File: flow/run.sh
#!/bin/bash
# the make line also repeats each setting of config.mk as NAME=value (left out here)
make -C /OpenROAD-flow-scripts/flow DESIGN_CONFIG=/design/flow/config.mk WORK_HOME=/design/flow/orfs CLKGATE_MAP_FILE= finish
File: flow/constraint.sdc
create_clock -name core_clock -period 5.67 [get_ports {clk}]
set_input_delay 1.1340 -clock core_clock [delete_from_list [all_inputs] [get_ports {clk}]]
set_output_delay 1.1340 -clock core_clock [all_outputs]
set_load 0.01 [all_outputs]
File: flow/design.v
module debounce (
  clk,
  reset_n,
  data_in,
  data_out
);
  parameter WIDTH = 32;            
  parameter POLARITY = "HIGH";     
  parameter TIMEOUT = 50000;       
  parameter TIMEOUT_WIDTH = 16;    
  input wire clk;
  input wire reset_n;
  input wire [WIDTH-1:0] data_in;
  output wire [WIDTH-1:0] data_out;
  reg [TIMEOUT_WIDTH-1:0] counter [0:WIDTH-1];
  wire counter_reset [0:WIDTH-1];
  wire counter_enable [0:WIDTH-1];
  genvar i;
  generate for (i = 0; i < WIDTH; i = i+1)
  begin:  debounce_counter_loop
    always @ (posedge clk or negedge reset_n)
    begin
      if (reset_n == 0)
      begin
        counter[i] <= 0;
      end
      else
      begin
        if (counter_reset[i] == 1)   
        begin
          counter[i] <= 0;
        end
        else if (counter_enable[i] == 1)
        begin
          counter[i] <= counter[i] + 1'b1;
        end
      end
    end
    if (POLARITY == "HIGH")
    begin
      assign counter_reset[i] = (data_in[i] == 0);
      assign counter_enable[i] = (data_in[i] == 1) & (counter[i] < TIMEOUT);
      assign data_out[i] = (counter[i] == TIMEOUT) ? 1'b1 : 1'b0;
    end
    else
    begin
      assign counter_reset[i] = (data_in[i] == 1);
      assign counter_enable[i] = (data_in[i] == 0) & (counter[i] < TIMEOUT);
      assign data_out[i] = (counter[i] == TIMEOUT) ? 1'b0 : 1'b1;    
    end
  end  
  endgenerate
endmodule
File: flow/config.mk
export PLATFORM = sky130hd
export DESIGN_NAME = debounce
export DESIGN_NICKNAME = debounce
export VERILOG_FILES = /design/flow/design.v
export SDC_FILE = /design/flow/constraint.sdc
export NUM_CORES = 4
export LEC_CHECK = 0
export ABC_AREA = 1
export CAP_MARGIN = 25
export CORE_ASPECT_RATIO = 1.75
export CORE_MARGIN = 7
export CORE_UTILIZATION = 40
export GPL_TIMING_DRIVEN = 0
export HOLD_SLACK_MARGIN = 0.03
export MAX_ROUTING_LAYER = met4
export MIN_ROUTING_LAYER = met2
export SLEW_MARGIN = 20
export TNS_END_PERCENT = 20
==> qor.csv, run 1 <==
metric;value;unit
status;failed layout checks;
Failed Checks;design-rule violations;
Max stage delay on crit path;690;ps
P per Cell Area;220;nW/µm²
DR vias/cell;7.13;
Row Count;135;
worst path buffer plus inverter count;1;
Die Wd;225;µm
area of the mapped netlist;31100;µm²
Clk pwr share;0.461;
clock buffer depth;3;
Worst Setup EP;data_out[11];
Worst Reg-to-Reg Cells;8;
drt drc;6;
Max Slew Vio Count;0;
Synth flops;512;
post-route ant nets;0;
Final WS setup;1710;ps
share of total power in sequential cells;0.491;
Syn Inst Count;4634;
fraction of registers with async set/reset;1.00;
min Tclk post-route;3960;ps
crit path DAT;2830;ps
initial core utilization;0.404;
Critical-path top delay cell;nor4_1;
RD Place Congestion;0.890;
largest area contributor in the netlist;dfrtp_1;
clk sink count;512;
LEAKAGE;0.0164;µW
Crit Path Class;flip-flop to output port;
clk latency of the worst-skew pair;630;ps
initial drt markers;7661;
Avg Cell Area, Syn;6.72;µm²
crit path cell chain;nand2_1 -> nor3_1 -> nand4_1 -> nor4_1 -> clkdlybuf4s50_1;
register cell area after layout;12800;µm²
Stages on worst setup path;5;
cell count of the worst hold path;1;
main flop type;dfrtp_1;
reg-to-reg setup timing slack;3970;ps
antenna violations before repair;0;
biggest area cells;dfrtp_1, nand2_1, nor2_1;
DP Worst Slack;2440;ps
Placement Cell Area;33000;µm²
hold_sp;counter[3][15];
Psw;1860;µW
H-tree depth;2;
Worst Skew;12.4;ps
Die Y;383;µm
FF-to-FF End;counter[17][10];
combinational power;364;µW
Clk power;3520;µW
f_max;252;MHz
measured slew at the worst slew-check pin;888;ps
synth warn;2;
design area;34700;µm²
met2 usage;0.365;
IO Count;66;
root buffer cell;clkbuf_16;
total setup buffers inserted after CTS;0;
area grow syn2layout;11.4;%
Largest Pwr Group;registers;
WHS Endpoint;counter[3][15];
register share after synthesis;0.411;
Core Area;77200;µm²
switching part of the total;0.244;
clk slew on worst S/H paths;70;ps
RR Startpoint;counter[17][1];
GR Layer Usage met1;0;
Hold WC Path Type;flip-flop to flip-flop;
adder share;0.0257;
crit-path max FO;5;
CP Launch Point;counter[11][4];
total congestion overflow;0;
Comb area;16000;µm²
hold_ws;488;ps
Synth top cells by count;nand2_1, nor2_1, dfrtp_1;
post-CTS sizing;0;
Crit. End Element;output port;
drt total wl;77000;µm
RSZ-0062 raised after global routing;no;
Avg WL per Cell;13.3;µm
Dominant comb cell;simple AND/OR/NAND/NOR gates;
Die Footprint;86200;µm²
synth unique cells;36;
CTS tree;built;
Final Setup Violations;0;
Hold-fix buffers, CTS;0;
vias in the first global route;40138;
Area leader share;0.411;
cell with the most instances after synthesis;nand2_1;
Internal Power;5780;µW
CTS buffer count;53;
seq pwr;3760;µW
drt pass-1 iters;50;
yosys stat cell total;4634;
XOR/XNOR Fraction of Synth Area;0.0155;
via count;41383;
CP top delay family;simple AND/OR/NAND/NOR gates;
largest net degree at the start of global routing;90;
I/O Buffers;41;
grt met3 use;0.289;
aoi share;0.0621;
EDFF count, synth;0;
crit path DRT;4540;ps
Worst setup SP type;flip-flop;
fillers;8123;
nets;4834;
Log Warnings;58;
Pwr Total;7640;µW
Max IR drop VDD;0.239;mV
detailed placement HPWL;54900;µm
first-pass GRT wire length;129000;µm
Max transition margin;0.402;
Total GRT Usage;0.273;
TNS Setup;0;ps
Simple Share, Synth;0.410;
max cap viols;0;
syn nets;4732;
Fin. Hold Viols;0;
Post-synth mux share;0;
global route hottest layer;met2;
Tcrit/Tclk final;0.699;
Logic pwr share;0.048;
Chip Area, Yosys;31100;µm²
-- routing by layer --
layer	vias to the layer above	wire (µm)
met4	0	7940
met3	1156	24300
met2	9698	44700
li1	14925	-
met5	-	0
met1	15604	0
-- cell type report --
class	instances	share of cell area
multi-input cells	3524	0.461
diodes	3	0.000216
well taps	1027	0.0370
flip-flops and latches	512	0.369
repair buffers	47	0.0167
plain buffers	85	0.0119
inverters	513	0.0555
clock inverters	13	0.00278
clock buffers	79	0.0457
-- stage by stage --
step	utilization	cells
after floorplan	-	4634
after global placement	0.425	5702
after CTS	0.449	5800
after detailed placement	0.428	5708
after global routing	0.450	5800
final	0.450	5803
==> run 2, diff against run 1 <==
ABC_AREA = default   (was 1)
CAP_MARGIN = 20   (was 25)
CORE_ASPECT_RATIO = default   (was 1.75)
CORE_MARGIN = 2   (was 7)
CORE_UTILIZATION = 11   (was 40)
GPL_TIMING_DRIVEN = default   (was 0)
HOLD_SLACK_MARGIN = default   (was 0.03)
MAX_ROUTING_LAYER = default   (was met4)
MIN_ROUTING_LAYER = default   (was met2)
TNS_END_PERCENT = default   (was 20)
clock period = 7.92 ns   (was 5.67 ns; I/O delays follow)
==> run 2 against run 1 <==
The run now finishes clean. Combinational power decreased by about 30%. Critical endpoint is now data_out[29]. Final cell count is 16% higher. Synthesized cell count fell by 33%. Sequential power shrank 28%. Via count decreased by 46%. Routed wire length down 21%. Highest routed layer is now met5. Synthesized area shrank 7.0%.
==> qor.csv, run 2 <==
metric;value;unit
P per Cell Area;173;nW/µm²
drt pass-1 iters;5;
Row Count;188;
Synth top cells by count;dfrtp_1, and2_1, nand2_1;
WHS Endpoint;counter[8][15];
drt drc;0;
Worst setup SP type;flip-flop;
worst path buffer plus inverter count;1;
RD Place Congestion;0.784;
initial drt markers;1273;
cell count of the worst hold path;2;
seq pwr;2710;µW
crit path DAT;3070;ps
initial core utilization;0.110;
Log Warnings;64;
CP Launch Point;counter[29][12];
total congestion overflow;0;
drt total wl;61100;µm
aoi share;0.0807;
clk sink count;512;
main flop type;dfrtp_1;
total setup buffers inserted after CTS;0;
Placement Cell Area;33800;µm²
clk latency of the worst-skew pair;730;ps
Area leader share;0.442;
nets;3262;
antenna violations before repair;5;
design area;36200;µm²
LEAKAGE;0.0150;µW
area grow syn2layout;24.8;%
fraction of registers with async set/reset;1.00;
Dominant comb cell;simple AND/OR/NAND/NOR gates;
Crit. End Element;output port;
Worst Skew;34.2;ps
crit path DRT;6340;ps
Critical-path top delay cell;or4b_2;
EDFF count, synth;0;
H-tree depth;3;
post-route ant nets;0;
adder share;0.0276;
fillers;29615;
via count;22209;
IO Count;66;
Logic pwr share;0.041;
root buffer cell;clkbuf_16;
cell with the most instances after synthesis;dfrtp_1;
Max Slew Vio Count;0;
DR vias/cell;3.30;
Final WS setup;3270;ps
synth warn;2;
Die Wd;517;µm
Clk power;3280;µW
FF-to-FF End;counter[29][13];
DP Worst Slack;4010;ps
CTS buffer count;74;
synth unique cells;58;
Internal Power;4790;µW
Core Area;262000;µm²
status;no timing/DRC/antenna violations;
clk slew on worst S/H paths;50;ps
syn nets;3195;
f_max;215;MHz
Syn Inst Count;3097;
register cell area after layout;12800;µm²
GR Layer Usage met1;0.0539;
global route hottest layer;met2;
CTS tree;built;
met2 usage;0.0759;
largest net degree at the start of global routing;130;
Max transition margin;0.346;
Die Footprint;268000;µm²
Non-Filler Instances;6727;
crit path cell chain;or4_1 -> or4b_2 -> nor3_1 -> clkdlybuf4s50_1;
clock buffer depth;4;
Total GRT Usage;0.0450;
detailed placement HPWL;40000;µm
Clk pwr share;0.525;
reg-to-reg setup timing slack;5330;ps
Synth flops;512;
combinational power;256;µW
max cap viols;0;
biggest area cells;dfrtp_1, and2_1, xor2_1;
Max IR drop VDD;0.157;mV
Max stage delay on crit path;630;ps
Comb area;15400;µm²
Hold-fix buffers, CTS;0;
Stages on worst setup path;4;
grt met3 use;0.00996;
Fin. Hold Viols;0;
switching part of the total;0.233;
area of the mapped netlist;29000;µm²
hold_ws;486;ps
Psw;1460;µW
Final Setup Violations;0;
Tcrit/Tclk final;0.587;
XOR/XNOR Fraction of Synth Area;0.102;
Chip Area, Yosys;29000;µm²
Worst Reg-to-Reg Cells;5;
TNS Setup;0;ps
Hold WC Path Type;flip-flop to flip-flop;
hold_sp;counter[8][15];
placed insts;6603;
register share after synthesis;0.442;
I/O Buffers;65;
Avg WL per Cell;9.08;µm
Largest Pwr Group;clock;
post-CTS sizing;0;
min Tclk post-route;4650;ps
Die Y;517;µm
CP top delay family;simple AND/OR/NAND/NOR gates;
Post-synth mux share;0.0190;
RR Startpoint;counter[29][12];
crit-path max FO;6;
Worst Setup EP;data_out[29];
RSZ-0062 raised after global routing;no;
Avg Cell Area, Syn;9.36;µm²
Simple Share, Synth;0.301;
Crit Path Class;flip-flop to output port;
measured slew at the worst slew-check pin;975;ps
share of total power in sequential cells;0.434;
largest area contributor in the netlist;dfrtp_1;
yosys stat cell total;3097;
vias in the first global route;21663;
first-pass GRT wire length;104000;µm
==> run 2: metal layers <==
| metal | share of wire | up-vias |
|---|---|---|
| met5 | 0.00021 | - |
| met4 | 0.033 | 2 |
| met3 | 0.043 | 113 |
| met2 | 0.48 | 286 |
| met1 | 0.45 | 10776 |
| li1 | - | 11032 |
==> run 2: layout make-up <==
cell class                      count  share of cell area
Antenna cell                        1           0.0000692
Clock inverter                     25             0.00927
Timing Repair Buffer               71              0.0201
Clock buffer                       98              0.0564
Sequential cell                   512               0.354
Multi-Input combinational cell   2378               0.425
Tap cell                         3515               0.122
Inverter                          127              0.0132
==> run 2: metrics by stage <==
step | power, µW | util
after detailed placement | 3020 | 0.129
after global placement | 3010 | 0.129
final | 6250 | 0.138
after global routing | 6560 | 0.138
after floorplan | 2890 | -
after CTS | 6440 | 0.138
==> run 3, diff against run 2 <==
ABC_AREA = 1   (was default)
CAP_MARGIN = 10   (was 20)
CORE_UTILIZATION = 37   (was 11)
MIN_ROUTING_LAYER = met1   (was default)
PLACE_DENSITY_LB_ADDON = 0.15   (was default)
SETUP_SLACK_MARGIN = 1.11   (was default)
clock period = 3.74 ns   (was 7.92 ns; I/O delays follow)
==> run 3 against run 2 <==
Critical endpoint is now data_out[19]. Critical path type unchanged. Worst hold slack worse by 330 ps. Via count up 28%. Register-to-register slack worse by 3600 ps. Core utilization up 29 points. Combinational power up 120%. Non-clock buffer count up 80. First-iteration DRC count down 2.1%. Largest cell class unchanged.
==> qor.csv, run 3 <==
metric;value;unit
RSZ-0062 raised after global routing;yes;
hold_ws;156;ps
Chip Area, Yosys;31100;µm²
grt met3 use;0.0255;
clk slew on worst S/H paths;60;ps
initial core utilization;0.373;
Fin. Hold Viols;0;
RD Place Congestion;0.830;
initial drt markers;1246;
RR Startpoint;counter[7][6];
Stages on worst setup path;4;
crit path DAT;1840;ps
crit-path max FO;5;
combinational power;569;µW
switching part of the total;0.231;
Largest Pwr Group;clock;
Area leader share;0.411;
synth unique cells;36;
Die Wd;294;µm
synth warn;2;
TNS Setup;0;ps
worst path buffer plus inverter count;1;
XOR/XNOR Fraction of Synth Area;0.0155;
Clk pwr share;0.511;
Avg WL per Cell;12.3;µm
Log Warnings;60;
Max Slew Vio Count;0;
Die Footprint;86500;µm²
adder share;0.0257;
Syn Inst Count;4634;
Worst Setup EP;data_out[19];
area of the mapped netlist;31100;µm²
Worst Skew;18.2;ps
via count;28510;
Crit Path Class;flip-flop to output port;
crit path cell chain;nor3_2 -> nand4_1 -> nor4_4 -> clkdlybuf4s15_2;
Row Count;106;
detailed placement HPWL;49900;µm
Max transition margin;0.321;
yosys stat cell total;4634;
H-tree depth;3;
CP Launch Point;counter[19][5];
measured slew at the worst slew-check pin;1020;ps
fraction of registers with async set/reset;1.00;
Synth top cells by count;nand2_1, nor2_1, dfrtp_1;
Synth flops;512;
Psw;2950;µW
status;no timing/DRC/antenna violations;
area grow syn2layout;15.3;%
drt total wl;72300;µm
IO Count;66;
crit path DRT;2990;ps
Hold-fix buffers, CTS;0;
Core Area;83600;µm²
CTS buffer count;68;
Worst Reg-to-Reg Cells;6;
Max IR drop VDD;0.330;mV
Max stage delay on crit path;430;ps
Die Y;294;µm
FF-to-FF End;counter[7][11];
Post-synth mux share;0;
nets;4868;
cell with the most instances after synthesis;nand2_1;
drt pass-1 iters;5;
syn nets;4732;
post-route ant nets;0;
DR vias/cell;4.84;
max cap viols;0;
clk sink count;512;
largest area contributor in the netlist;dfrtp_1;
clock buffer depth;3;
Crit. End Element;output port;
share of total power in sequential cells;0.445;
min Tclk post-route;2590;ps
aoi share;0.0621;
Tcrit/Tclk final;0.692;
vias in the first global route;26973;
Logic pwr share;0.044;
drt drc;0;
Internal Power;9850;µW
Simple Share, Synth;0.410;
total congestion overflow;0;
Avg Cell Area, Syn;6.72;µm²
root buffer cell;clkbuf_16;
LEAKAGE;0.0171;µW
Hold WC Path Type;input pin to asynchronous set/reset pin;
Critical-path top delay cell;dfrtp_1;
biggest area cells;dfrtp_1, nand2_1, nor2_1;
n_diodes;0;
EDFF count, synth;0;
P per Cell Area;357;nW/µm²
Clk power;6540;µW
CTS tree;built;
CP top delay family;simple AND/OR/NAND/NOR gates;
antenna violations before repair;1;
I/O Buffers;65;
seq pwr;5700;µW
first-pass GRT wire length;128000;µm
global route hottest layer;met2;
Total GRT Usage;0.171;
Worst setup SP type;flip-flop;
f_max;386;MHz
met2 usage;0.278;
largest net degree at the start of global routing;83;
reg-to-reg setup timing slack;1750;ps
Final Setup Violations;0;
Dominant comb cell;simple AND/OR/NAND/NOR gates;
clk latency of the worst-skew pair;600;ps
register share after synthesis;0.411;
GR Layer Usage met1;0.237;
main flop type;dfrtp_1;
run 3: metal layers:
layer | share of wire | up-vias
li1 | - | 15131
met3 | 0.033 | 90
met2 | 0.45 | 330
met5 | 0 | -
met1 | 0.50 | 12959
met4 | 0.020 | 0
run 3: timing repair:
item	CTS	global route
resized	180	48
pin swaps	12	16
endpoints found under the setup margin	32	30
setup buffers	42	22
run 3: area by class of cell:
class,count,area [µm²]
clock buffers,98,2040
clock inverters,18,196
fillers,8616,47600
inverters,513,1930
multi-input cells,3524,16300
flip-flops and latches,512,12800
well taps,1080,1350
repair buffers,151,1230
run 3: through the flow:
step / setup slack [ps] / instances / area [µm²] / util / power [µW]
global placement: 1160 / 5716 / 33000 / 0.395 / 6350
detailed placement: 1150 / 5716 / 33000 / 0.395 / 6360
finish: 1150 / 5896 / 35900 / 0.430 / 12800
CTS: 1040 / 5874 / 35700 / 0.427 / 13100
global route: 1020 / 5896 / 35900 / 0.430 / 13400
floorplan: 1880 / 4634 / 31100 / - / 6090
==> run 4, diff against run 3 <==
ABC_AREA = default   (was 1)
CAP_MARGIN = 20   (was 10)
CORE_UTILIZATION = 65   (was 37)
CTS_CLUSTER_SIZE = 89   (was default)
HOLD_SLACK_MARGIN = -0.1   (was default)
MAX_ROUTING_LAYER = met4   (was default)
MIN_ROUTING_LAYER = default   (was met1)
PLACE_DENSITY_LB_ADDON = default   (was 0.15)
SETUP_SLACK_MARGIN = default   (was 1.11)
clock period = 3.93 ns   (was 3.74 ns; I/O delays follow)
==> run 4 against run 3 <==
Count of clock-buffer cells in the layout fell by 22. Non-clock buffer count fell by 73. Worst setup slack got worse by 930 ps. Combinational power decreased by 7.4%. Synthesized cell count down 33%. Global-route usage up 8.3 points. Design area decreased by 10%. Critical endpoint is now data_out[29]. Highest routed layer unchanged.
==> qor.csv, run 4 <==
metric;value;unit
syn nets;3195;
clock buffer depth;3;
TNS Setup;0;ps
initial drt markers;1424;
Syn Inst Count;3097;
IO Count;66;
total congestion overflow;0;
crit-path max FO;6;
Critical-path top delay cell;or4b_2;
CP Launch Point;counter[29][12];
Avg WL per Cell;14.8;µm
Die Wd;215;µm
Logic pwr share;0.046;
crit path cell chain;or4_1 -> or4b_2 -> nor3_1 -> clkdlybuf4s50_1;
biggest area cells;dfrtp_1, and2_1, xor2_1;
Worst Reg-to-Reg Cells;5;
clk latency of the worst-skew pair;600;ps
Clk power;5420;µW
min Tclk post-route;3710;ps
Stages on worst setup path;4;
Core Area;44100;µm²
synth warn;2;
DR vias/cell;5.89;
Max stage delay on crit path;620;ps
combinational power;527;µW
Die Footprint;46300;µm²
root buffer cell;clkbuf_16;
Chip Area, Yosys;29000;µm²
CP top delay family;simple AND/OR/NAND/NOR gates;
detailed placement HPWL;37300;µm
Fin. Hold Viols;0;
largest area contributor in the netlist;dfrtp_1;
Synth flops;512;
Tcrit/Tclk final;0.943;
RR Startpoint;counter[29][12];
synth unique cells;58;
I/O Buffers;65;
register share after synthesis;0.442;
post-route ant nets;0;
Crit. End Element;output port;
Worst Skew;14.9;ps
worst path buffer plus inverter count;1;
drt total wl;56100;µm
fraction of registers with async set/reset;1.00;
drt pass-1 iters;5;
main flop type;dfrtp_1;
largest net degree at the start of global routing;105;
crit path DAT;2920;ps
max cap viols;0;
H-tree depth;2;
Die Y;215;µm
EDFF count, synth;0;
Area leader share;0.442;
Simple Share, Synth;0.301;
XOR/XNOR Fraction of Synth Area;0.102;
Total GRT Usage;0.254;
Post-synth mux share;0.0190;
Clk pwr share;0.476;
Hold WC Path Type;input pin to asynchronous set/reset pin;
post-CTS sizing;0;
f_max;270;MHz
Log Warnings;62;
LEAKAGE;0.0148;µW
adder share;0.0276;
area of the mapped netlist;29000;µm²
measured slew at the worst slew-check pin;968;ps
FF-to-FF End;counter[29][12];
switching part of the total;0.225;
DP Worst Slack;850;ps
Crit Path Class;flip-flop to output port;
crit path DRT;3140;ps
antenna violations before repair;1;
Final WS setup;222;ps
drt drc;0;
CTS buffer count;54;
nets;3249;
aoi share;0.0807;
Hold-fix buffers, CTS;0;
Worst Setup EP;data_out[29];
Largest Pwr Group;registers;
reg-to-reg setup timing slack;1330;ps
first-pass GRT wire length;99900;µm
area grow syn2layout;11.0;%
initial core utilization;0.657;
CTS tree;built;
Avg Cell Area, Syn;9.36;µm²
via count;22322;
P per Cell Area;354;nW/µm²
cell with the most instances after synthesis;dfrtp_1;
status;no timing/DRC/antenna violations;
Psw;2570;µW
seq pwr;5450;µW
total setup buffers inserted after CTS;0;
Final Setup Violations;0;
yosys stat cell total;3097;
vias in the first global route;21954;
Max IR drop VDD;0.372;mV
Synth top cells by count;dfrtp_1, and2_1, nand2_1;
clk sink count;512;
Worst setup SP type;flip-flop;
Row Count;77;
RD Place Congestion;0.869;
share of total power in sequential cells;0.478;
Max Slew Vio Count;0;
Max transition margin;0.349;
Internal Power;8840;µW
Dominant comb cell;simple AND/OR/NAND/NOR gates;
clk slew on worst S/H paths;60;ps
RSZ-0062 raised after global routing;no;
## run 4: routing by layer
layer,global-route usage,part of all wire,vias to the layer above
li1,-,-,10997
met1,0.340,0.47,10875
met2,0.409,0.48,354
met3,0.0320,0.034,96
met4,0.0738,0.021,0
met5,-,0,-
## run 4: layout make-up
class                   count  area, µm²
multi-input cells        2378      15400
flip-flops and latches    512      12800
fillers                  3364      11900
clock buffers              76       1630
repair buffers             78        828
well taps                 592        741
inverters                 127        477
clock inverters            24        304
diodes                      1       2.50
## run 4: through the flow
step | hold slack, ps | total power [µW] | std cells | utilization | area (µm²)
3_5_place_dp | 487 | 6080 | 3687 | 0.685 | 30200
6_report | 162 | 11400 | 3788 | 0.729 | 32200
5_1_grt | 209 | 11800 | 3788 | 0.729 | 32200
4_1_cts | 175 | 11600 | 3787 | 0.729 | 32200
2_1_floorplan | 455 | 5820 | 3097 | - | 29000
3_3_place_gp | 470 | 6050 | 3687 | 0.685 | 30200
==> run 5, diff against run 4 <==
CORE_UTILIZATION = 64   (was 65)
CTS_CLUSTER_SIZE = default   (was 89)
HOLD_SLACK_MARGIN = default   (was -0.1)
MAX_ROUTING_LAYER = default   (was met4)
SETUP_SLACK_MARGIN = 1.03   (was default)
clock period = 3.72 ns   (was 3.93 ns; I/O delays follow)
==> run 5 against run 4 <==
Non-clock buffer count is 67 higher. Sequential cell count stayed put. Die area is 1.5% higher. Clock skew is 5.5 ps higher. Via count is 2.6% higher. Synthesized cell count stayed put. Final cell count is 1.6% higher. Worst hold slack worse by 62 ps. Total power is 2.7% higher. Sequential share of layout area is 0.94 points lower. Largest cell class unchanged.
==> qor.csv, run 5 <==
metric;value;unit
status;no timing/DRC/antenna violations;
Die Footprint;47000;µm²
Simple Share, Synth;0.301;
drt drc;0;
max cap viols;0;
LEAKAGE;0.0153;µW
worst path buffer plus inverter count;1;
final core occ;0.744;
Die Y;217;µm
Hold-fix buffers, CTS;0;
Final Setup Violations;0;
crit path DRT;2980;ps
syn nets;3195;
Fin. Hold Viols;0;
Internal Power;9040;µW
reg-to-reg setup timing slack;1200;ps
GR Layer Usage met1;0.336;
I/O Buffers;65;
clock buffer depth;3;
XOR/XNOR Fraction of Synth Area;0.102;
DR vias/cell;5.95;
Crit. End Element;output port;
Log Warnings;62;
initial drt markers;1580;
FF-to-FF End;counter[29][12];
Synth top cells by count;dfrtp_1, and2_1, nand2_1;
CTS tree;built;
H-tree depth;2;
hold_ws;99.6;ps
vias in the first global route;22696;
Largest Pwr Group;registers;
met2 usage;0.434;
Avg Cell Area, Syn;9.36;µm²
largest area contributor in the netlist;dfrtp_1;
crit path DAT;2330;ps
CTS buffer count;55;
switching part of the total;0.228;
Chip Area, Yosys;29000;µm²
Avg WL per Cell;15.3;µm
Max stage delay on crit path;570;ps
antenna violations before repair;1;
Syn Inst Count;3097;
Dominant comb cell;simple AND/OR/NAND/NOR gates;
TNS Setup;0;ps
detailed placement HPWL;38000;µm
clk latency of the worst-skew pair;610;ps
placed insts;3681;
drt pass-1 iters;7;
share of total power in sequential cells;0.491;
total congestion overflow;0;
combinational power;603;µW
IO Count;66;
Hold WC Path Type;input pin to asynchronous set/reset pin;
CP Launch Point;counter[12][12];
first-pass GRT wire length;103000;µm
drt total wl;58900;µm
Max Slew Vio Count;0;
Comb area;16000;µm²
Max IR drop VDD;0.398;mV
Synth flops;512;
Critical-path top delay cell;or4_1;
Worst Skew;20.3;ps
Psw;2670;µW
Worst Setup EP;data_out[12];
via count;22904;
global route hottest layer;met2;
crit-path max FO;4;
CP top delay family;simple AND/OR/NAND/NOR gates;
register share after synthesis;0.442;
seq pwr;5750;µW
Final WS setup;645;ps
fraction of registers with async set/reset;1.00;
nets;3317;
area of the mapped netlist;29000;µm²
register cell area after layout;12800;µm²
Crit Path Class;flip-flop to output port;
fillers;3251;
RR Startpoint;counter[29][12];
Max transition margin;0.326;
yosys stat cell total;3097;
Logic pwr share;0.052;
Total GRT Usage;0.253;
RD Place Congestion;0.862;
largest net degree at the start of global routing;88;
Area leader share;0.442;
DP Worst Slack;669;ps
synth unique cells;58;
grt met3 use;0.0383;
min Tclk post-route;3080;ps
measured slew at the worst slew-check pin;1000;ps
synth warn;2;
Row Count;77;
area grow syn2layout;14.0;%
post-route ant nets;0;
Stages on worst setup path;4;
Clk power;5360;µW
clk sink count;512;
cell with the most instances after synthesis;dfrtp_1;
P per Cell Area;355;nW/µm²
biggest area cells;dfrtp_1, and2_1, xor2_1;
Non-Filler Instances;3850;
root buffer cell;clkbuf_16;
Tcrit/Tclk final;0.827;
RSZ-0062 raised after global routing;yes;
Worst setup SP type;flip-flop;
adder share;0.0276;
Post-synth mux share;0.0190;
Core Area;44400;µm²
clk slew on worst S/H paths;60;ps
Clk pwr share;0.457;
main flop type;dfrtp_1;
aoi share;0.0807;
Die Wd;217;µm
EDFF count, synth;0;
initial core utilization;0.653;
crit path cell chain;or4_1 -> or4_4 -> nor4_4 -> buf_2;
f_max;325;MHz
Worst Reg-to-Reg Cells;5;
## run 5: final cells by class
class	count	area share
Sequential cell	512	0.389
Tap cell	592	0.0224
Inverter	127	0.0144
Multi-Input combinational cell	2378	0.485
Clock buffer	85	0.0509
Clock inverter	10	0.00295
Timing Repair Buffer	145	0.0357
Antenna cell	1	0.0000757
## run 5: metrics by stage
stage | power [µW] | instance area, µm²
after floorplan | 6150 | 29000
after global placement | 6390 | 30200
after detailed placement | 6420 | 30200
after CTS | 11800 | 32700
after global routing | 12200 | 33000
final | 11700 | 33000
## run 5: repair_timing
item	CTS	global route
setup buffers	45	28
endpoints found under the setup margin	32	32
pin swaps	37	39
resized	216	44
## run 5: metal layers
layer,part of all wire,vias to the layer above
met5,0,-
met4,0.019,0
met3,0.036,95
met2,0.49,408
met1,0.45,11255
li1,-,11146
==> run 6, diff against run 5 <==
CORE_UTILIZATION = 70   (was 64)
CTS_CLUSTER_SIZE = 38   (was default)
SETUP_SLACK_MARGIN = default   (was 1.03)
clock period = 3.25 ns   (was 3.72 ns; I/O delays follow)
==> run 6 against run 5 <==
Combinational power is 6.1% higher. Design area is 2.8% lower. Highest routed layer is now met5. Critical path type unchanged. First-iteration DRC count is 8.7% lower.
==> qor.csv, run 6 <==
metric;value;unit
status;no timing/DRC/antenna violations;
GR Layer Usage met1;0.359;
Critical-path top delay cell;clkdlybuf4s50_1;
DR vias/cell;6.06;
Core Area;40800;µm²
register share after synthesis;0.442;
share of total power in sequential cells;0.482;
CTS buffer count;54;
XOR/XNOR Fraction of Synth Area;0.102;
Total GRT Usage;0.268;
area of the mapped netlist;29000;µm²
Logic pwr share;0.047;
crit path DRT;2600;ps
initial core utilization;0.710;
Simple Share, Synth;0.301;
Synth flops;512;
antenna violations before repair;2;
largest area contributor in the netlist;dfrtp_1;
CP Launch Point;counter[2][0];
Tcrit/Tclk final;0.965;
LEAKAGE;0.0149;µW
Worst Skew;18.5;ps
TNS Setup;0;ps
drt drc;0;
main flop type;dfrtp_1;
Max Slew Vio Count;0;
P per Cell Area;426;nW/µm²
CP top delay family;simple AND/OR/NAND/NOR gates;
min Tclk post-route;3140;ps
adder share;0.0276;
cell count of the worst hold path;1;
largest net degree at the start of global routing;88;
biggest area cells;dfrtp_1, and2_1, xor2_1;
placed insts;3625;
drt total wl;57600;µm
FF-to-FF End;counter[29][10];
crit-path max FO;5;
nets;3248;
fraction of registers with async set/reset;1.00;
reg-to-reg setup timing slack;640;ps
Clk power;6450;µW
crit path cell chain;inv_1 -> ha_1 -> or4bb_1 -> nor3_2 -> clkdlybuf4s50_1;
Max stage delay on crit path;560;ps
via count;22573;
hold_sp;counter[23][15];
I/O Buffers;65;
Internal Power;10700;µW
Log Warnings;60;
clock buffer depth;3;
Psw;3000;µW
hold_ws;495;ps
grt met3 use;0.0369;
Max transition margin;0.348;
Crit. End Element;output port;
syn nets;3195;
global route hottest layer;met2;
cell with the most instances after synthesis;dfrtp_1;
CTS tree;built;
final core occ;0.786;
root buffer cell;clkbuf_16;
vias in the first global route;22243;
clk latency of the worst-skew pair;600;ps
clk sink count;512;
synth warn;2;
synth unique cells;58;
Chip Area, Yosys;29000;µm²
Fin. Hold Viols;0;
area grow syn2layout;10.8;%
Worst Reg-to-Reg Cells;5;
EDFF count, synth;0;
WHS Endpoint;counter[23][15];
aoi share;0.0807;
Stages on worst setup path;5;
H-tree depth;2;
IO Count;66;
RR Startpoint;counter[29][12];
worst path buffer plus inverter count;2;
Syn Inst Count;3097;
Die Wd;207;µm
Non-Filler Instances;3726;
Synth top cells by count;dfrtp_1, and2_1, nand2_1;
Hold WC Path Type;flip-flop to flip-flop;
Row Count;74;
yosys stat cell total;3097;
Clk pwr share;0.471;
Worst setup SP type;flip-flop;
measured slew at the worst slew-check pin;970;ps
Dominant comb cell;simple AND/OR/NAND/NOR gates;
max cap viols;0;
Die Footprint;43000;µm²
Die Y;207;µm
drt pass-1 iters;5;
Avg WL per Cell;15.4;µm
Area leader share;0.442;
Largest Pwr Group;registers;
total congestion overflow;0;
post-route ant nets;0;
first-pass GRT wire length;101000;µm
switching part of the total;0.219;
RD Place Congestion;0.875;
met2 usage;0.456;
crit path DAT;2490;ps
f_max;319;MHz
total setup buffers inserted after CTS;0;
Avg Cell Area, Syn;9.36;µm²
combinational power;640;µW
Final Setup Violations;0;
clk slew on worst S/H paths;60;ps
initial drt markers;1443;
Post-synth mux share;0.0190;
Max IR drop VDD;0.438;mV
Worst Setup EP;data_out[2];
seq pwr;6600;µW
detailed placement HPWL;37700;µm
Crit Path Class;flip-flop to output port;
[run 6: final cells by class]
cell class,count,area [µm²]
repair buffers,77,811
flip-flops and latches,512,12800
multi-input cells,2378,15400
diodes,1,2.50
clock inverters,12,185
clock buffers,87,1710
inverters,127,477
well taps,532,666
fillers,2748,8720
[run 6: per-stage QoR]
step | worst slack (ps) | instance area [µm²] | total power, µW
after global placement | 303 | 30200 | 7310
after floorplan | 808 | 29000 | 7040
after CTS | 8.88 | 32100 | 13800
after detailed placement | 318 | 30200 | 7350
after global routing | -1.69 | 32100 | 14200
final | 112 | 32100 | 13700
[run 6: routing by layer]
layer | up-vias | share of wire
li1 | 11012 | -
met1 | 11011 | 0.45
met2 | 443 | 0.49
met3 | 105 | 0.039
met4 | 2 | 0.020
met5 | - | 0.00028
[run 6: timing repair]
| action | in CTS | in global routing |
|---|---|---|
| resized | 14 | 11 |
| setup endpoints to repair | 9 | 9 |
| hold buffers | 1 | 0 |
| hold endpoints to repair | 32 | 0 |
| gates cloned | 0 | 0 |
==> run 7, diff against run 6 <==
CORE_UTILIZATION = 50   (was 70)
CTS_CLUSTER_SIZE = default   (was 38)
clock period = 5.0 ns   (was 3.25 ns; I/O delays follow)
==> run 7 against run 6 <==
Still clean. Worst hold slack worse by 20 ps. Register-to-register slack better by 1800 ps. Worst setup slack better by 900 ps. Critical endpoint is now data_out[29]. Highest routed layer unchanged.
==> qor.csv, run 7 <==
metric;value;unit
status;no timing/DRC/antenna violations;
Worst Setup EP;data_out[29];
Hold WC Path Type;input pin to asynchronous set/reset pin;
seq pwr;4290;µW
aoi share;0.0807;
Avg WL per Cell;14.5;µm
Max IR drop VDD;0.296;mV
CTS tree;built;
Total GRT Usage;0.194;
Max transition margin;0.338;
P per Cell Area;281;nW/µm²
max cap viols;0;
CP top delay family;simple AND/OR/NAND/NOR gates;
drt pass-1 iters;5;
Psw;2020;µW
placed insts;3855;
Avg Cell Area, Syn;9.36;µm²
I/O Buffers;65;
Die Footprint;59900;µm²
nets;3248;
post-route ant nets;0;
TNS Setup;0;ps
root buffer cell;clkbuf_16;
Crit. End Element;output port;
EDFF count, synth;0;
Logic pwr share;0.045;
Pwr Total;9090;µW
f_max;251;MHz
Max Slew Vio Count;0;
FF-to-FF End;counter[29][12];
Worst Reg-to-Reg Cells;5;
Final Setup Violations;0;
crit path DRT;4000;ps
fraction of registers with async set/reset;1.00;
area grow syn2layout;11.8;%
largest area contributor in the netlist;dfrtp_1;
via count;22147;
Worst Skew;9.65;ps
largest net degree at the start of global routing;110;
Placement Cell Area;30400;µm²
Log Warnings;61;
Synth top cells by count;dfrtp_1, and2_1, nand2_1;
Synth flops;512;
clk latency of the worst-skew pair;610;ps
XOR/XNOR Fraction of Synth Area;0.102;
cell with the most instances after synthesis;dfrtp_1;
share of total power in sequential cells;0.472;
antenna violations before repair;1;
initial core utilization;0.504;
Die Wd;245;µm
adder share;0.0276;
register share after synthesis;0.442;
Clk pwr share;0.484;
post-CTS sizing;0;
first-pass GRT wire length;102000;µm
detailed placement HPWL;38300;µm
clk slew on worst S/H paths;60;ps
RR Startpoint;counter[29][12];
Area leader share;0.442;
design area;32400;µm²
combinational power;406;µW
Worst setup SP type;flip-flop;
Tcrit/Tclk final;0.797;
Non-Filler Instances;3964;
Die Y;245;µm
CTS buffer count;58;
yosys stat cell total;3097;
Crit Path Class;flip-flop to output port;
Fin. Hold Viols;0;
main flop type;dfrtp_1;
DR vias/cell;5.59;
Post-synth mux share;0.0190;
min Tclk post-route;3990;ps
Stages on worst setup path;4;
Hold-fix buffers, CTS;0;
biggest area cells;dfrtp_1, and2_1, xor2_1;
Largest Pwr Group;clock;
switching part of the total;0.222;
drt drc;0;
Row Count;88;
clock buffer depth;3;
Syn Inst Count;3097;
synth warn;2;
clk sink count;512;
LEAKAGE;0.0148;µW
Critical-path top delay cell;or4b_2;
syn nets;3195;
initial drt markers;1168;
CP Launch Point;counter[29][12];
crit path DAT;2990;ps
area of the mapped netlist;29000;µm²
Internal Power;7070;µW
reg-to-reg setup timing slack;2410;ps
RSZ-0062 raised after global routing;no;
total setup buffers inserted after CTS;0;
total congestion overflow;0;
RD Place Congestion;0.839;
Chip Area, Yosys;29000;µm²
H-tree depth;2;
vias in the first global route;21920;
Dominant comb cell;simple AND/OR/NAND/NOR gates;
Clk power;4400;µW
Simple Share, Synth;0.301;
IO Count;66;
measured slew at the worst slew-check pin;985;ps
crit-path max FO;6;
synth unique cells;58;
Core Area;57500;µm²
Max stage delay on crit path;620;ps
drt total wl;57600;µm
worst path buffer plus inverter count;1;
crit path cell chain;or4_1 -> or4b_2 -> nor3_1 -> clkdlybuf4s50_1;
==> run 7: layout make-up <==
cell class | count | area [µm²]
diodes | 1 | 2.50
clock inverters | 16 | 230
well taps | 765 | 957
clock buffers | 92 | 1760
multi-input cells | 2378 | 15400
fillers | 5196 | 25100
flip-flops and latches | 512 | 12800
inverters | 127 | 477
repair buffers | 73 | 766
==> run 7: metal layers <==
layer  vias to the layer above  GRT usage  part of all wire
li1                      11008          -                 -
met1                     10805      0.263              0.48
met2                       262      0.326              0.47
met3                        70     0.0329             0.033
met4                         2     0.0470             0.016
met5                         -          0           0.00023
==> run 7: stage by stage <==
stage,hold WS (ps),util,setup slack (ps)
finish,475,0.564,1010
global route,516,0.564,877
CTS,476,0.564,963
detailed placement,477,0.529,1640
global placement,469,0.529,1680
floorplan,455,-,2210
==> run 8, diff against run 7 <==
ABC_AREA = 1   (was default)
CORE_UTILIZATION = 72   (was 50)
CTS_CLUSTER_DIAMETER = 397   (was default)
CTS_CLUSTER_SIZE = 10   (was default)
SETUP_SLACK_MARGIN = 0.51   (was default)
clock period = 2.22 ns   (was 5.0 ns; I/O delays follow)
==> run 8 against run 7 <==
The layout now fails its checks (negative setup slack). Register-to-register slack got worse by 2000 ps. Clock skew is 15 ps higher. Critical path depth up 2. Via count increased by 45%. Synthesized cell count rose by 50%. Die area is 25% lower. Worst setup slack lost 1100 ps. First-iteration DRC count increased to 2.9 times the previous value. Largest power group is now registers.
==> qor.csv, run 8 <==
metric;value;unit
adder share;0.0257;
initial core utilization;0.726;
f_max;425;MHz
area grow syn2layout;18.8;%
CP top delay family;flip-flops;
Final Setup Violations;6;
Log Warnings;62;
Simple Share, Synth;0.410;
max cap viols;0;
synth unique cells;36;
Avg WL per Cell;14.5;µm
vias in the first global route;29043;
clock buffer depth;3;
FF-to-FF End;counter[6][8];
antenna violations before repair;1;
Total GRT Usage;0.332;
Chip Area, Yosys;31100;µm²
Stages on worst setup path;6;
Area leader share;0.411;
switching part of the total;0.237;
reg-to-reg setup timing slack;460;ps
RR Startpoint;counter[6][1];
register share after synthesis;0.411;
initial drt markers;3351;
via count;32095;
Placement Cell Area;32900;µm²
Hold WC Path Type;input pin to asynchronous set/reset pin;
measured slew at the worst slew-check pin;558;ps
clk sink count;512;
DP Worst Slack;-21.1;ps
aoi share;0.0621;
Core Area;42900;µm²
drt pass-1 iters;8;
Tcrit/Tclk final;1.06;
Dominant comb cell;simple AND/OR/NAND/NOR gates;
seq pwr;9600;µW
Die Y;212;µm
n_diodes;0;
LEAKAGE;0.0181;µW
Largest Pwr Group;registers;
share of total power in sequential cells;0.501;
Worst Setup EP;data_out[0];
CP Launch Point;counter[0][0];
largest net degree at the start of global routing;85;
Critical-path top delay cell;dfrtp_1;
Fin. Hold Viols;0;
Crit Path Class;flip-flop to output port;
DR vias/cell;5.76;
clk latency of the worst-skew pair;620;ps
GR Layer Usage met1;0.425;
Worst Skew;24.6;ps
combinational power;1280;µW
Clk power;8260;µW
Internal Power;14600;µW
crit path DRT;1780;ps
CTS buffer count;57;
met2 usage;0.582;
largest area contributor in the netlist;dfrtp_1;
Synth flops;512;
Synth top cells by count;nand2_1, nor2_1, dfrtp_1;
Die Footprint;44900;µm²
nets;5085;
syn nets;4732;
Pwr Total;19100;µW
synth warn;2;
Avg Cell Area, Syn;6.72;µm²
crit path DAT;1910;ps
status;failed layout checks;
detailed placement HPWL;48300;µm
Max Slew Vio Count;0;
Final WS setup;-136;ps
fraction of registers with async set/reset;1.00;
Max stage delay on crit path;410;ps
first-pass GRT wire length;127000;µm
H-tree depth;2;
worst path buffer plus inverter count;3;
P per Cell Area;517;nW/µm²
drt drc;0;
global route hottest layer;met2;
Logic pwr share;0.067;
placed insts;5295;
drt total wl;80900;µm
area of the mapped netlist;31100;µm²
Max IR drop VDD;0.567;mV
Crit. End Element;output port;
Die Wd;212;µm
Syn Inst Count;4634;
cell with the most instances after synthesis;nand2_1;
Post-synth mux share;0;
crit-path max FO;3;
crit path cell chain;inv_2 -> ha_4 -> nand3_4 -> nor4_4 -> buf_4 -> buf_6;
Psw;4530;µW
root buffer cell;clkbuf_16;
Worst Reg-to-Reg Cells;8;
biggest area cells;dfrtp_1, nand2_1, nor2_1;
total congestion overflow;0;
clk slew on worst S/H paths;60;ps
Max transition margin;0.627;
Non-Filler Instances;5574;
I/O Buffers;65;
IO Count;66;
Clk pwr share;0.431;
yosys stat cell total;4634;
TNS Setup;-380;ps
Row Count;76;
Failed Checks;negative setup slack;
RSZ-0062 raised after global routing;yes;
main flop type;dfrtp_1;
CTS tree;built;
post-route ant nets;0;
XOR/XNOR Fraction of Synth Area;0.0155;
min Tclk post-route;2360;ps
grt met3 use;0.0439;
RD Place Congestion;0.940;
EDFF count, synth;0;
design area;37000;µm²
Worst setup SP type;flip-flop;
run 8: routing by layer:
layer | routed length, µm | part of all wire
met5 | 8 | 0.000099
met2 | 40200 | 0.50
met3 | 5020 | 0.062
met4 | 2480 | 0.031
met1 | 33100 | 0.41
run 8: layout make-up:
| cell class | instances | area [µm²] |
|---|---|---|
| Timing Repair Buffer | 376 | 2960 |
| Clock inverter | 2 | 17.5 |
| Tap cell | 585 | 732 |
| Multi-Input combinational cell | 3525 | 17000 |
| Timing Repair inverter | 2 | 12.5 |
| Inverter | 513 | 1960 |
| Fill cell | 2519 | 5870 |
| Sequential cell | 512 | 12800 |
| Clock buffer | 59 | 1480 |
run 8: repair_timing:
item / CTS / global route
setup endpoints to repair: 32 / 209
pin swaps: 52 / 64
hold buffers: 1 / 0
buffers inserted: 135 / 79
endpoints found under the hold margin: 29 / 0
gates cloned: 0 / 3
resized: 276 / 205
run 8: through the flow:
step,hold slack [ps],util
after global placement,354,0.768
after CTS,292,0.834
after floorplan,148,-
final,306,0.863
after detailed placement,357,0.768
after global routing,333,0.863
==> run 9, diff against run 8 <==
CORE_UTILIZATION = 69   (was 72)
CTS_CLUSTER_DIAMETER = default   (was 397)
CTS_CLUSTER_SIZE = default   (was 10)
SETUP_SLACK_MARGIN = default   (was 0.51)
clock period = 4.18 ns   (was 2.22 ns; I/O delays follow)
==> run 9 against run 8 <==
Now clean on timing, DRC and antenna. Highest routed layer unchanged. Critical path depth shrank 1. Count of clock-buffer cells in the layout grew 22. Clock power shrank 41%. Synthesized cell count is the same. Synthesized area is the same. Non-clock buffer count shrank 299. Sequential cell count is the same. Die area grew 4.3%.
==> qor.csv, run 9 <==
metric;value;unit
register share after synthesis;0.411;
n_diodes;0;
Avg WL per Cell;12.5;µm
Simple Share, Synth;0.410;
CTS buffer count;55;
post-CTS sizing;0;
first-pass GRT wire length;117000;µm
cell with the most instances after synthesis;nand2_1;
nets;4781;
Row Count;77;
switching part of the total;0.227;
Max IR drop VDD;0.377;mV
Chip Area, Yosys;31100;µm²
largest net degree at the start of global routing;115;
status;no timing/DRC/antenna violations;
syn nets;4732;
crit path cell chain;nand2_1 -> nor3_1 -> nand4_1 -> nor4_1 -> clkdlybuf4s50_1;
area of the mapped netlist;31100;µm²
LEAKAGE;0.0163;µW
Max stage delay on crit path;660;ps
IO Count;66;
global route hottest layer;met2;
Fin. Hold Viols;0;
Clk pwr share;0.467;
Internal Power;8090;µW
Syn Inst Count;4634;
fraction of registers with async set/reset;1.00;
combinational power;484;µW
GR Layer Usage met1;0.394;
Max Slew Vio Count;0;
CTS tree;built;
clk slew on worst S/H paths;60;ps
Worst Skew;19.8;ps
worst path buffer plus inverter count;1;
Synth top cells by count;nand2_1, nor2_1, dfrtp_1;
FF-to-FF End;counter[7][2];
Clk power;4890;µW
Avg Cell Area, Syn;6.72;µm²
clk latency of the worst-skew pair;610;ps
Core Area;44400;µm²
CP top delay family;simple AND/OR/NAND/NOR gates;
reg-to-reg setup timing slack;2260;ps
DR vias/cell;5.48;
RR Startpoint;counter[7][10];
Log Warnings;62;
crit path DRT;3340;ps
I/O Buffers;65;
area grow syn2layout;9.62;%
min Tclk post-route;3410;ps
fillers;3528;
Post-synth mux share;0;
seq pwr;5100;µW
vias in the first global route;27127;
Crit. End Element;output port;
Worst Reg-to-Reg Cells;7;
yosys stat cell total;4634;
largest area contributor in the netlist;dfrtp_1;
crit path DAT;2570;ps
Max transition margin;0.357;
via count;29170;
synth warn;2;
Worst Setup EP;data_out[24];
Hold WC Path Type;input pin to asynchronous set/reset pin;
Worst setup SP type;flip-flop;
Logic pwr share;0.046;
RD Place Congestion;0.909;
Largest Pwr Group;registers;
detailed placement HPWL;46400;µm
Hold-fix buffers, CTS;0;
Synth flops;512;
Stages on worst setup path;5;
adder share;0.0257;
Die Footprint;46900;µm²
initial drt markers;2342;
post-route ant nets;0;
drt drc;0;
EDFF count, synth;0;
main flop type;dfrtp_1;
drt pass-1 iters;6;
Pwr Total;10500;µW
clock buffer depth;3;
RSZ-0062 raised after global routing;no;
XOR/XNOR Fraction of Synth Area;0.0155;
Comb area;16000;µm²
Critical-path top delay cell;clkdlybuf4s50_1;
biggest area cells;dfrtp_1, nand2_1, nor2_1;
Die Y;216;µm
Final Setup Violations;0;
root buffer cell;clkbuf_16;
final core occ;0.769;
Dominant comb cell;simple AND/OR/NAND/NOR gates;
drt total wl;66300;µm
H-tree depth;2;
grt met3 use;0.0351;
max cap viols;0;
Total GRT Usage;0.288;
Tcrit/Tclk final;0.815;
met2 usage;0.485;
total setup buffers inserted after CTS;0;
f_max;293;MHz
initial core utilization;0.701;
antenna violations before repair;1;
Psw;2380;µW
synth unique cells;36;
crit-path max FO;5;
clk sink count;512;
Area leader share;0.411;
Crit Path Class;flip-flop to output port;
share of total power in sequential cells;0.487;
P per Cell Area;307;nW/µm²
Die Wd;216;µm
TNS Setup;0;ps
hold_ws;311;ps
register cell area after layout;12800;µm²
total congestion overflow;0;
aoi share;0.0621;
CP Launch Point;counter[24][6];
measured slew at the worst slew-check pin;964;ps
==> run 9: final cells by class <==
class | instances | share of cell area
multi-input combinational | 3524 | 0.468
sequential | 512 | 0.375
inverter | 513 | 0.0565
clock buffer | 81 | 0.0482
timing repair buffer | 77 | 0.0244
tap | 592 | 0.0217
clock inverter | 20 | 0.00553
==> run 9: through the flow <==
| stage | instances | setup slack [ps] | instance area, µm² |
|---|---|---|---|
| 2_1_floorplan | 4634 | 2230 | 31100 |
| 5_1_grt | 5319 | 610 | 34100 |
| 3_3_place_gp | 5218 | 1420 | 32300 |
| 6_report | 5319 | 772 | 34100 |
| 3_5_place_dp | 5218 | 1420 | 32300 |
| 4_1_cts | 5319 | 735 | 34100 |
==> run 9: routing by layer <==
layer  vias to the layer above  part of all wire
met5                         -           0.00029
met4                         2             0.018
met3                       100             0.046
met2                       669              0.47
met1                     13437              0.47
li1                      14962                 -
==> run 10, diff against run 9 <==
CORE_ASPECT_RATIO = 0.5   (was default)
CORE_UTILIZATION = 72   (was 69)
CTS_CLUSTER_DIAMETER = 400   (was default)
CTS_CLUSTER_SIZE = 10   (was default)
PLACE_DENSITY = 0.41   (was default)
SETUP_SLACK_MARGIN = 0.24   (was default)
TNS_END_PERCENT = 5   (was default)
clock period = 2.22 ns   (was 4.18 ns; I/O delays follow)
==> run 10 against run 9 <==
Now fails the layout checks on negative setup slack. Worst hold slack improved by 68 ps. Sequential share of layout area fell by 0.56 points. Die area fell by 3.9%. Design area rose by 1.7%. Synthesized cell count did not move. Critical path type unchanged.
==> qor.csv, run 10 <==
metric;value;unit
status;failed layout checks;
Failed Checks;negative setup slack;
main flop type;dfrtp_1;
RD Place Congestion;0.941;
largest area contributor in the netlist;dfrtp_1;
yosys stat cell total;4634;
Core Area;42300;µm²
synth unique cells;36;
fraction of registers with async set/reset;1.00;
share of total power in sequential cells;0.514;
post-route ant nets;0;
Internal Power;14300;µW
Simple Share, Synth;0.410;
initial core utilization;0.736;
hold_ws;379;ps
RR Startpoint;counter[2][5];
crit-path max FO;4;
drt total wl;72100;µm
measured slew at the worst slew-check pin;536;ps
Fin. Hold Viols;0;
Max transition margin;0.640;
total congestion overflow;0;
first-pass GRT wire length;125000;µm
max cap viols;0;
Logic pwr share;0.055;
Psw;4370;µW
Clk power;8060;µW
clock buffer depth;3;
aoi share;0.0621;
Dominant comb cell;simple AND/OR/NAND/NOR gates;
Avg WL per Cell;13.4;µm
DP Worst Slack;47.2;ps
f_max;436;MHz
Avg Cell Area, Syn;6.72;µm²
Chip Area, Yosys;31100;µm²
Total GRT Usage;0.322;
Crit. End Element;output port;
combinational power;1020;µW
Worst Setup EP;data_out[3];
Die Wd;298;µm
final core occ;0.821;
CTS buffer count;57;
RSZ-0062 raised after global routing;yes;
switching part of the total;0.234;
drt drc;0;
Max Slew Vio Count;0;
Hold WC Path Type;input pin to asynchronous set/reset pin;
Syn Inst Count;4634;
antenna violations before repair;1;
clk latency of the worst-skew pair;600;ps
P per Cell Area;538;nW/µm²
synth warn;2;
XOR/XNOR Fraction of Synth Area;0.0155;
Die Y;151;µm
CTS tree;built;
min Tclk post-route;2300;ps
Worst setup SP type;flip-flop;
via count;30530;
reg-to-reg setup timing slack;470;ps
Synth top cells by count;nand2_1, nor2_1, dfrtp_1;
DR vias/cell;5.69;
clk slew on worst S/H paths;60;ps
initial drt markers;2816;
largest net degree at the start of global routing;95;
seq pwr;9610;µW
Worst Skew;15.1;ps
cell with the most instances after synthesis;nand2_1;
Stages on worst setup path;4;
Worst Reg-to-Reg Cells;8;
I/O Buffers;65;
Tcrit/Tclk final;1.03;
LEAKAGE;0.0168;µW
IO Count;66;
H-tree depth;2;
crit path DAT;1850;ps
crit path cell chain;nor3_2 -> nand4_1 -> nor4_2 -> buf_2;
Largest Pwr Group;registers;
clk sink count;512;
Critical-path top delay cell;dfrtp_1;
FF-to-FF End;counter[2][13];
Log Warnings;62;
drt pass-1 iters;8;
Placement Cell Area;32800;µm²
Final WS setup;-75.3;ps
Max stage delay on crit path;430;ps
CP top delay family;simple AND/OR/NAND/NOR gates;
Pwr Total;18700;µW
Max IR drop VDD;0.572;mV
Clk pwr share;0.431;
root buffer cell;clkbuf_16;
register share after synthesis;0.411;
design area;34700;µm²
worst path buffer plus inverter count;1;
Crit Path Class;flip-flop to output port;
nets;4882;
Die Footprint;45000;µm²
Post-synth mux share;0;
adder share;0.0257;
crit path DRT;1780;ps
Synth flops;512;
EDFF count, synth;0;
detailed placement HPWL;49800;µm
area grow syn2layout;11.5;%
syn nets;4732;
CP Launch Point;counter[3][7];
Area leader share;0.411;
area of the mapped netlist;31100;µm²
Row Count;53;
vias in the first global route;28988;
biggest area cells;dfrtp_1, nand2_1, nor2_1;
Final Setup Violations;8;
[run 10: per-stage QoR]
step,setup TNS [ps],cells
finish,-280,5361
global route,-1820,5361
CTS,-1010,5349
detailed placement,0,5275
global placement,0,5275
floorplan,0,4634
[run 10: layout make-up]
class                      instances  area, µm²
multi-input combinational       3524      16300
clock inverter                     1       8.76
tap                              577        722
inverter                         513       1930
antenna                            1       2.50
clock buffer                      57       1430
sequential                       512      12800
timing repair buffer             176       1480
fill                            2849       7570
[run 10: what timing repair did]
action | 4_1_cts | 5_1_grt
pin swaps | 25 | 19
gates resized | 203 | 58
endpoints found under the setup margin | 32 | 35
buffers inserted | 15 | 11
endpoints found under the hold margin | 18 | 0
hold buffers | 1 | 0
[run 10: metal layers]
metal	share of wire	up-vias	wire length (µm)	global-route usage
li1	-	15107	-	-
met1	0.43	14152	30700	0.404
met2	0.49	1078	35500	0.581
met3	0.058	193	4170	0.0440
met4	0.024	0	1700	0.105
met5	0	-	0	0
==> run 11, diff against run 10 <==
ABC_AREA = default   (was 1)
CORE_ASPECT_RATIO = default   (was 0.5)
CORE_UTILIZATION = 50   (was 72)
CTS_CLUSTER_DIAMETER = default   (was 400)
CTS_CLUSTER_SIZE = default   (was 10)
PLACE_DENSITY = default   (was 0.41)
SETUP_SLACK_MARGIN = default   (was 0.24)
TNS_END_PERCENT = default   (was 5)
clock period = 4.31 ns   (was 2.22 ns; I/O delays follow)
==> run 11 against run 10 <==
Now clean on timing, DRC and antenna. Highest routed layer unchanged. Synthesized cell count is 33% lower. Total power is 43% lower. Register-to-register slack better by 1200 ps. Largest cell class unchanged. Design area is 6.5% lower. Critical path depth stayed put. Sequential cell count stayed put. Synthesized area is 7.0% lower. Die area is 33% higher. Final cell count is 26% lower. Sequential share of layout area is 2.5 points higher. Count of clock-buffer cells in the layout is 36 higher. Critical endpoint is now data_out[29]. Combinational power is 54% lower.
==> qor.csv, run 11 <==
metric;value;unit
status;no timing/DRC/antenna violations;
initial drt markers;993;
Crit Path Class;flip-flop to output port;
Worst Skew;20.7;ps
biggest area cells;dfrtp_1, and2_1, xor2_1;
nets;3249;
Max transition margin;0.349;
clk latency of the worst-skew pair;620;ps
Die Wd;245;µm
share of total power in sequential cells;0.469;
Log Warnings;58;
synth warn;2;
min Tclk post-route;3790;ps
EDFF count, synth;0;
Total GRT Usage;0.191;
Critical-path top delay cell;or4b_2;
Worst setup SP type;flip-flop;
RD Place Congestion;0.834;
Clk pwr share;0.487;
clock buffer depth;3;
Area leader share;0.442;
I/O Buffers;65;
fraction of registers with async set/reset;1.00;
Comb area;15400;µm²
reg-to-reg setup timing slack;1670;ps
clk slew on worst S/H paths;60;ps
initial core utilization;0.504;
f_max;264;MHz
CP top delay family;simple AND/OR/NAND/NOR gates;
LEAKAGE;0.0149;µW
aoi share;0.0807;
Simple Share, Synth;0.301;
Largest Pwr Group;clock;
Row Count;88;
Dominant comb cell;simple AND/OR/NAND/NOR gates;
detailed placement HPWL;37300;µm
H-tree depth;2;
measured slew at the worst slew-check pin;968;ps
TNS Setup;0;ps
Fin. Hold Viols;0;
post-route ant nets;0;
Max stage delay on crit path;620;ps
Die Y;245;µm
vias in the first global route;21593;
CP Launch Point;counter[29][12];
area grow syn2layout;12.0;%
main flop type;dfrtp_1;
Max IR drop VDD;0.305;mV
post-CTS sizing;0;
area of the mapped netlist;29000;µm²
RR Startpoint;counter[29][12];
adder share;0.0276;
drt drc;0;
Core Area;57500;µm²
register share after synthesis;0.442;
synth unique cells;58;
antenna violations before repair;0;
P per Cell Area;327;nW/µm²
syn nets;3195;
Synth flops;512;
register cell area after layout;12800;µm²
clk sink count;512;
largest area contributor in the netlist;dfrtp_1;
RSZ-0062 raised after global routing;no;
total setup buffers inserted after CTS;0;
Synth top cells by count;dfrtp_1, and2_1, nand2_1;
final core occ;0.565;
Hold-fix buffers, CTS;0;
via count;21957;
Die Footprint;59900;µm²
Avg WL per Cell;14.1;µm
Tcrit/Tclk final;0.879;
drt total wl;55900;µm
Clk power;5160;µW
total congestion overflow;0;
Psw;2360;µW
FF-to-FF End;counter[29][13];
n_diodes;0;
IO Count;66;
crit path cell chain;or4_1 -> or4b_2 -> nor3_1 -> clkdlybuf4s50_1;
Internal Power;8250;µW
Max Slew Vio Count;0;
yosys stat cell total;3097;
DR vias/cell;5.54;
Post-synth mux share;0.0190;
Worst Setup EP;data_out[29];
crit path DAT;2930;ps
worst path buffer plus inverter count;1;
Logic pwr share;0.045;
cell with the most instances after synthesis;dfrtp_1;
Chip Area, Yosys;29000;µm²
first-pass GRT wire length;99800;µm
seq pwr;4970;µW
drt pass-1 iters;5;
Final Setup Violations;0;
Crit. End Element;output port;
CTS tree;built;
crit-path max FO;6;
largest net degree at the start of global routing;90;
Worst Reg-to-Reg Cells;5;
CTS buffer count;59;
root buffer cell;clkbuf_16;
Stages on worst setup path;4;
Hold WC Path Type;input pin to asynchronous set/reset pin;
combinational power;472;µW
switching part of the total;0.222;
Syn Inst Count;3097;
fillers;5111;
crit path DRT;3450;ps
Avg Cell Area, Syn;9.36;µm²
max cap viols;0;
XOR/XNOR Fraction of Synth Area;0.102;
-- run 11: layout make-up --
class,count,share of cell area
repair buffers,73,0.0244
clock buffers,93,0.0575
flip-flops and latches,512,0.395
inverters,127,0.0147
multi-input cells,2378,0.474
clock inverters,15,0.00559
well taps,765,0.0295
-- run 11: metrics by stage --
step | hold slack, ps | cells | setup WS (ps) | power (µW) | instance area [µm²]
finish | 281 | 3963 | 522 | 10600 | 32500
global route | 324 | 3963 | 356 | 11100 | 32500
CTS | 283 | 3963 | 456 | 10800 | 32500
detailed placement | 477 | 3855 | 1140 | 5550 | 30400
global placement | 468 | 3855 | 1160 | 5530 | 30400
floorplan | 455 | 3097 | 1660 | 5310 | 29000
-- run 11: routing by layer --
layer  vias to the layer above  GRT usage  part of all wire
met1                     10618      0.262              0.49
met3                        66     0.0300             0.033
met5                         -          0                 0
met2                       249      0.313              0.47
li1                      11024          -                 -
met4                         0     0.0518             0.016
==> run 12, diff against run 11 <==
ABC_AREA = 1   (was default)
CAP_MARGIN = 25   (was 20)
CORE_ASPECT_RATIO = 0.65   (was default)
CORE_MARGIN = 7   (was 2)
CORE_UTILIZATION = 40   (was 50)
GPL_ROUTABILITY_DRIVEN = 0   (was default)
GPL_TIMING_DRIVEN = 0   (was default)
HOLD_SLACK_MARGIN = 0.03   (was default)
MAX_ROUTING_LAYER = met4   (was default)
MIN_ROUTING_LAYER = met2   (was default)
TNS_END_PERCENT = 20   (was default)
clock period = 5.67 ns   (was 4.31 ns; I/O delays follow)
==> run 12 against run 11 <==
Still clean on timing, DRC and antenna. Non-clock buffer count grew 58. Sequential share of layout area fell by 2.6 points. Combinational power down 23%. Worst setup slack better by 1400 ps. Design area is 7.2% higher. Register-to-register slack improved by 2200 ps. Worst hold slack gained 190 ps. Final cell count increased by 47%. Global-route usage increased by 7.9 points. Critical path type unchanged. Largest cell class unchanged. Largest power group is now registers.
==> qor.csv, run 12 <==
metric;value;unit
Log Warnings;58;
aoi share;0.0621;
cell with the most instances after synthesis;nand2_1;
Row Count;82;
RSZ-0062 raised after global routing;no;
Synth top cells by count;nand2_1, nor2_1, dfrtp_1;
IO Count;66;
Synth flops;512;
Chip Area, Yosys;31100;µm²
nets;4834;
total congestion overflow;0;
f_max;267;MHz
Core Area;77100;µm²
combinational power;362;µW
Avg WL per Cell;12.9;µm
TNS Setup;0;ps
Clk power;3710;µW
Crit Path Class;flip-flop to output port;
crit path cell chain;nand2_1 -> nor3_1 -> nand3_1 -> nor3_1 -> clkdlybuf4s50_1;
Dominant comb cell;simple AND/OR/NAND/NOR gates;
Simple Share, Synth;0.410;
XOR/XNOR Fraction of Synth Area;0.0155;
Worst setup SP type;flip-flop;
DR vias/cell;7.03;
CP Launch Point;counter[8][6];
initial core utilization;0.404;
switching part of the total;0.245;
Hold-fix buffers, CTS;0;
Max transition margin;0.543;
Max IR drop VDD;0.261;mV
Largest Pwr Group;registers;
syn nets;4732;
root buffer cell;clkbuf_16;
Tcrit/Tclk final;0.662;
Syn Inst Count;4634;
Final Setup Violations;0;
Critical-path top delay cell;clkdlybuf4s50_1;
Hold WC Path Type;input pin to asynchronous set/reset pin;
max cap viols;0;
Top cell by count, worst path;nor3_1;
min Tclk post-route;3750;ps
Worst Setup EP;data_out[8];
drt drc;0;
CTS tree;built;
Logic pwr share;0.046;
Avg Cell Area, Syn;6.72;µm²
Post-synth mux share;0;
share of total power in sequential cells;0.480;
synth unique cells;36;
main flop type;dfrtp_1;
post-route ant nets;0;
register share after synthesis;0.411;
Total GRT Usage;0.270;
clk sink count;512;
Die Footprint;86100;µm²
yosys stat cell total;4634;
biggest area cells;dfrtp_1, nand2_1, nor2_1;
detailed placement HPWL;51400;µm
P per Cell Area;225;nW/µm²
Pwr Total;7840;µW
crit path DRT;4540;ps
I/O Buffers;41;
crit-path max FO;6;
Fin. Hold Viols;0;
CTS buffer count;54;
post-CTS sizing;0;
Clk pwr share;0.474;
Stages on worst setup path;5;
adder share;0.0257;
vias in the first global route;42604;
clk slew on worst S/H paths;60;ps
worst path buffer plus inverter count;1;
Area leader share;0.411;
Worst Skew;19.8;ps
Max Slew Vio Count;0;
fraction of registers with async set/reset;1.00;
H-tree depth;2;
crit path DAT;2620;ps
largest area contributor in the netlist;dfrtp_1;
synth warn;2;
first-pass GRT wire length;129000;µm
DP Worst Slack;2460;ps
seq pwr;3760;µW
reg-to-reg setup timing slack;3850;ps
RR Startpoint;counter[7][0];
EDFF count, synth;0;
Max stage delay on crit path;670;ps
area of the mapped netlist;31100;µm²
antenna violations before repair;0;
area grow syn2layout;11.7;%
total setup buffers inserted after CTS;0;
largest net degree at the start of global routing;95;
Die Wd;360;µm
drt pass-1 iters;12;
Psw;1920;µW
Worst Reg-to-Reg Cells;7;
Internal Power;5920;µW
measured slew at the worst slew-check pin;682;ps
drt total wl;75200;µm
clk latency of the worst-skew pair;620;ps
fillers;7884;
Crit. End Element;output port;
Placement Cell Area;33000;µm²
LEAKAGE;0.0164;µW
status;no timing/DRC/antenna violations;
Final WS setup;1920;ps
Die Y;239;µm
CP top delay family;simple AND/OR/NAND/NOR gates;
clock buffer depth;3;
design area;34800;µm²
initial drt markers;4908;
FF-to-FF End;counter[7][12];
via count;40989;
run 12: final cells by class:
type / count / area [µm²] / share of cell area
antenna: 2 / 5.00 / 0.000144
inverter: 513 / 1930 / 0.0554
clock inverter: 18 / 240 / 0.00690
tap: 1050 / 1310 / 0.0377
clock buffer: 80 / 1540 / 0.0443
buffer: 85 / 414 / 0.0119
sequential: 512 / 12800 / 0.368
timing repair buffer: 46 / 553 / 0.0159
multi-input combinational: 3524 / 16000 / 0.460
run 12: metrics by stage:
step,utilization,cells,hold WS [ps]
6_report,0.452,5830,470
2_1_floorplan,-,4634,463
3_3_place_gp,0.427,5725,474
5_1_grt,0.452,5828,490
4_1_cts,0.452,5828,444
3_5_place_dp,0.428,5730,480
run 12: metal layers:
layer	track usage	vias to the layer above	wire length, µm
met3	0.437	621	36100
met2	0.257	9844	35600
met1	-	15607	0
met4	0.0321	0	3530
met5	-	-	0
li1	-	14917	-
Power figures rest on the tool's default switching activity, not on a simulated workload.
